## vga
module vga(clk, rst, reset, btnL, btnR, btnD, vga_h_sync, vga_v_sync, vga_R, vga_G, vga_B);
clock: 7.05 ns
lec_check: 0
abc_area: 1
cap_margin: 20
core_margin: 2
core_utilization: 72
cts_cluster_size: 10
place_density_lb_addon: 0.09
setup_slack_margin: 0.33
slew_margin: 20
run.sh (not shown) runs the stock make flow with config.mk's settings and CLKGATE_MAP_FILE=.
The baseline completed, yet does not pass: setup timing.
Edit:
==> flow/config.mk (replaced) <==
export PLATFORM = sky130hd
export DESIGN_NAME = vga
export DESIGN_NICKNAME = vga
export VERILOG_FILES = /design/flow/design.v
export SDC_FILE = /design/flow/constraint.sdc
export NUM_CORES = 4
export LEC_CHECK = 0
export CAP_MARGIN = 20
export CELL_PAD_IN_SITES_GLOBAL_PLACEMENT = 2
export CORE_MARGIN = 2
export CORE_UTILIZATION = 40
export SLEW_MARGIN = 20
==> flow/constraint.sdc (replaced) <==
create_clock -name core_clock -period 8.16 [get_ports {clk}]
set_input_delay 1.6320 -clock core_clock [delete_from_list [all_inputs] [get_ports {clk}]]
set_output_delay 1.6320 -clock core_clock [all_outputs]
set_load 0.01 [all_outputs]
With this change the flow completed with no timing, DRC or antenna violations.
Die size goes up by 83%.
Synthesized cell count is lower by 25%.
Global-route usage came out lower by 20 points.
Clock-buffer cell count climbs by 6.
Setup slack is better by 0.82 ns.
Critical path depth is lower by 16.
Clock skew stays flat.
Routed wire length decreases by 2.1%.
Fmax came out lower by 3.8%.
Combinational power falls by 25%.
Edit:
--- a/flow/config.mk
+++ b/flow/config.mk
@@ -7,5 +7,4 @@
 export LEC_CHECK = 0
 export CAP_MARGIN = 20
-export CELL_PAD_IN_SITES_GLOBAL_PLACEMENT = 2
 export CORE_MARGIN = 2
 export CORE_UTILIZATION = 40
==> flow/constraint.sdc (replaced) <==
create_clock -name core_clock -period 9.52 [get_ports {clk}]
set_input_delay 1.9040 -clock core_clock [delete_from_list [all_inputs] [get_ports {clk}]]
set_output_delay 1.9040 -clock core_clock [all_outputs]
set_load 0.01 [all_outputs]
Result: The new run finished with timing, DRC and antenna clean. Global-route usage falls by 2.7 points. Clock power falls by about 6%. Wire length falls by 10%. Combinational power came out lower by 13%. Utilization shrinks by 0.42 points. Maximum frequency falls by 13%. Hold slack improved by 0.014 ns.
Edit:
--- a/flow/config.mk
+++ b/flow/config.mk
@@ -8,4 +8,5 @@
 export CAP_MARGIN = 20
 export CORE_MARGIN = 2
-export CORE_UTILIZATION = 40
+export CORE_UTILIZATION = 72
+export PLACE_DENSITY = 0.39
 export SLEW_MARGIN = 20
==> flow/constraint.sdc (replaced) <==
create_clock -name core_clock -period 10.9 [get_ports {clk}]
set_input_delay 2.1800 -clock core_clock [delete_from_list [all_inputs] [get_ports {clk}]]
set_output_delay 2.1800 -clock core_clock [all_outputs]
set_load 0.01 [all_outputs]
After rerunning: Maximum frequency came out lower by 9.5%; clock-buffer cell count rose by 2; power falls by 23%; setup slack improved by 0.45 ns; sequential share of layout area grows by 0.57 points; global-route usage came out higher by 17 points; register-to-register slack gains 0.45 ns; die area shrinks by 44%; wire length goes down by 3.2%; via count went up by 2.9%; cell count went down by 11%.

========
run 1:
vga again, from the RTL that the note above started with.
==> flow/config.mk <==
export PLATFORM = sky130hd
export DESIGN_NAME = vga
export DESIGN_NICKNAME = vga
export VERILOG_FILES = /design/flow/design.v
export SDC_FILE = /design/flow/constraint.sdc
export NUM_CORES = 4
export LEC_CHECK = 0
export ABC_AREA = 0
export CAP_MARGIN = 20
export CELL_PAD_IN_SITES_GLOBAL_PLACEMENT = 1
export CORE_ASPECT_RATIO = 1.37
export CORE_MARGIN = 2
export CORE_UTILIZATION = 29
export CTS_CLUSTER_DIAMETER = 297
export CTS_CLUSTER_SIZE = 17
export GPL_ROUTABILITY_DRIVEN = 0
export GPL_TIMING_DRIVEN = 1
export MAX_ROUTING_LAYER = met4
export MIN_ROUTING_LAYER = met1
export PLACE_DENSITY_LB_ADDON = 0.15
export SETUP_SLACK_MARGIN = 3.26
export SLEW_MARGIN = 5
export TNS_END_PERCENT = 20
==> flow/constraint.sdc <==
create_clock -name core_clock -period 12.4 [get_ports {clk}]
set_input_delay 2.4800 -clock core_clock [delete_from_list [all_inputs] [get_ports {clk}]]
set_output_delay 2.4800 -clock core_clock [all_outputs]
set_load 0.01 [all_outputs]
Run 1 ended with every stage complete and zero timing, DRC or antenna violations.
diff inputs: run 1 => run 2
Settings: clearing TNS_END_PERCENT, which used to be 20; clearing MAX_ROUTING_LAYER, which used to be met4; clearing GPL_TIMING_DRIVEN, which used to be 1; clearing CORE_ASPECT_RATIO, which used to be 1.37; clearing CTS_CLUSTER_DIAMETER, which used to be 297; clearing CELL_PAD_IN_SITES_GLOBAL_PLACEMENT, which used to be 1; clearing ABC_AREA, which used to be 0; clearing SETUP_SLACK_MARGIN, which used to be 3.26; clearing MIN_ROUTING_LAYER, which used to be met1; clearing CTS_CLUSTER_SIZE, which used to be 17; swapping 5 for 20 in SLEW_MARGIN; clearing GPL_ROUTABILITY_DRIVEN, which used to be 0; swapping 29 for 21 in CORE_UTILIZATION; clearing PLACE_DENSITY_LB_ADDON, which used to be 0.15; swapping 12.4 for 10.9 in the clock period (ns, I/O delays scaled along).
### Flow results
Run 2 finished all stages; the layout is clean.
Route | run 2 vs run 1 | wire shorter in run 2
For number of global-route vias before repair, dividing the value from run 1 by the value from run 2 gives 1.07.
STATUS remaining max-slew budget at the tightest pin: run 2 wins against run 1
Per the comparison of run 2 with run 1, final clock period utilization by the worst path went up by 18 points; power saw an increase; non-clock buffer count lost 11; setup slack has decreased.
Modified inputs, run 3 compared to run 2
Settings: setting SETUP_SLACK_MARGIN to -0.38 for the first time; changing CAP_MARGIN from 20 to 0; setting ABC_AREA to 1 for the first time; changing CORE_UTILIZATION from 21 to 72; changing the clock period (ns, I/O delays scaled along) from 10.9 to 5.68.
### Flow results
- Across run 2 and run 3, a clean result was obtained everywhere but in run 3.
- Although run 3 finished all stages, its layout failed final checks on negative setup slack.
- Run 3 against run 2; count of multi-input gates is up by more than 10%.
- Final setup violation count sits higher in run 3 than in run 2.
- When the final numbers for run 2 and run 3 were put side by side, the register-to-register slack turned out to be greater in run 2.
- There was hardly any difference in final area between run 3 and run 2.
- Main combinational cell family by area after synthesis: simple AND/OR/NAND/NOR gates -> run 3, AND-OR/OR-AND gates -> run 2
- Cmp run 3 vs run 2: worst setup slack after layout lower in run 3
- Higher weighted congestion at the end of routability-driven global placement goes to run 3 over run 2.
- [compare] base=run 2 new=run 3: worst clock skew dropped 21 ps, total routed wirelength climbed 22%.
Changes in run 4 relative to run 3:
Settings: an added CTS_CLUSTER_DIAMETER of 56; an added PLACE_DENSITY_LB_ADDON of 0.24; a change of CAP_MARGIN from 0 to 20; an added CTS_CLUSTER_SIZE of 90; a change of SETUP_SLACK_MARGIN from -0.38 to 1.0; a change of the clock period (ns, I/O delays scaled along) from 5.68 to 7.03.
[summary]
The flow for run 4 finished, though final verification flagged negative setup slack. Compared to run 3, run 4 has number of antenna violations at the first check in global routing 2 lower. | via count | run 4 vs run 3 | better |. Final cell area: run 4 below run 3. Relative to run 3, the met2 routed wirelength measured on run 4 has increased by a few percent. | clock-buffer cell count | higher: run 3 |. Between run 4 and run 3, the total stage count of the critical path is higher for run 3. Sequential power for run 4 is lower than for run 3. Run 4 ended with more global routing usage on met2 than run 3. On number of non-clock buffers in the layout: between run 4 and run 3, it ends up lower for run 4. The share of synthesized cell area in and, or, nand and nor gates of run 3 and that of run 4 are within noise of each other. Worst slew slack as a fraction of its limit in run 4 vs run 3: down 4.4 points.
Setup changes, run 4 to run 5
Settings: SETUP_SLACK_MARGIN now 1.75, was 1.0; CORE_UTILIZATION now 66, was 72; PLACE_DENSITY_LB_ADDON no longer set, was 0.24; CTS_CLUSTER_SIZE no longer set, was 90; CTS_CLUSTER_DIAMETER no longer set, was 56; ABC_AREA no longer set, was 1.
Notes after the runs:
Status run 5: flow complete, layout not clean - negative setup slack. Of the two values seen for main kind of combinational logic by area, AND-OR/OR-AND gates was produced by run 5 and simple AND/OR/NAND/NOR gates by run 4. Higher clock network fraction of design power goes to run 4 over run 5. Summary of the comparison: register-to-register slack is higher in run 5, relative to run 4. The standard cells in run 5 occupy more silicon area than those in run 4 do.
Power and IR drop assume default switching activity.
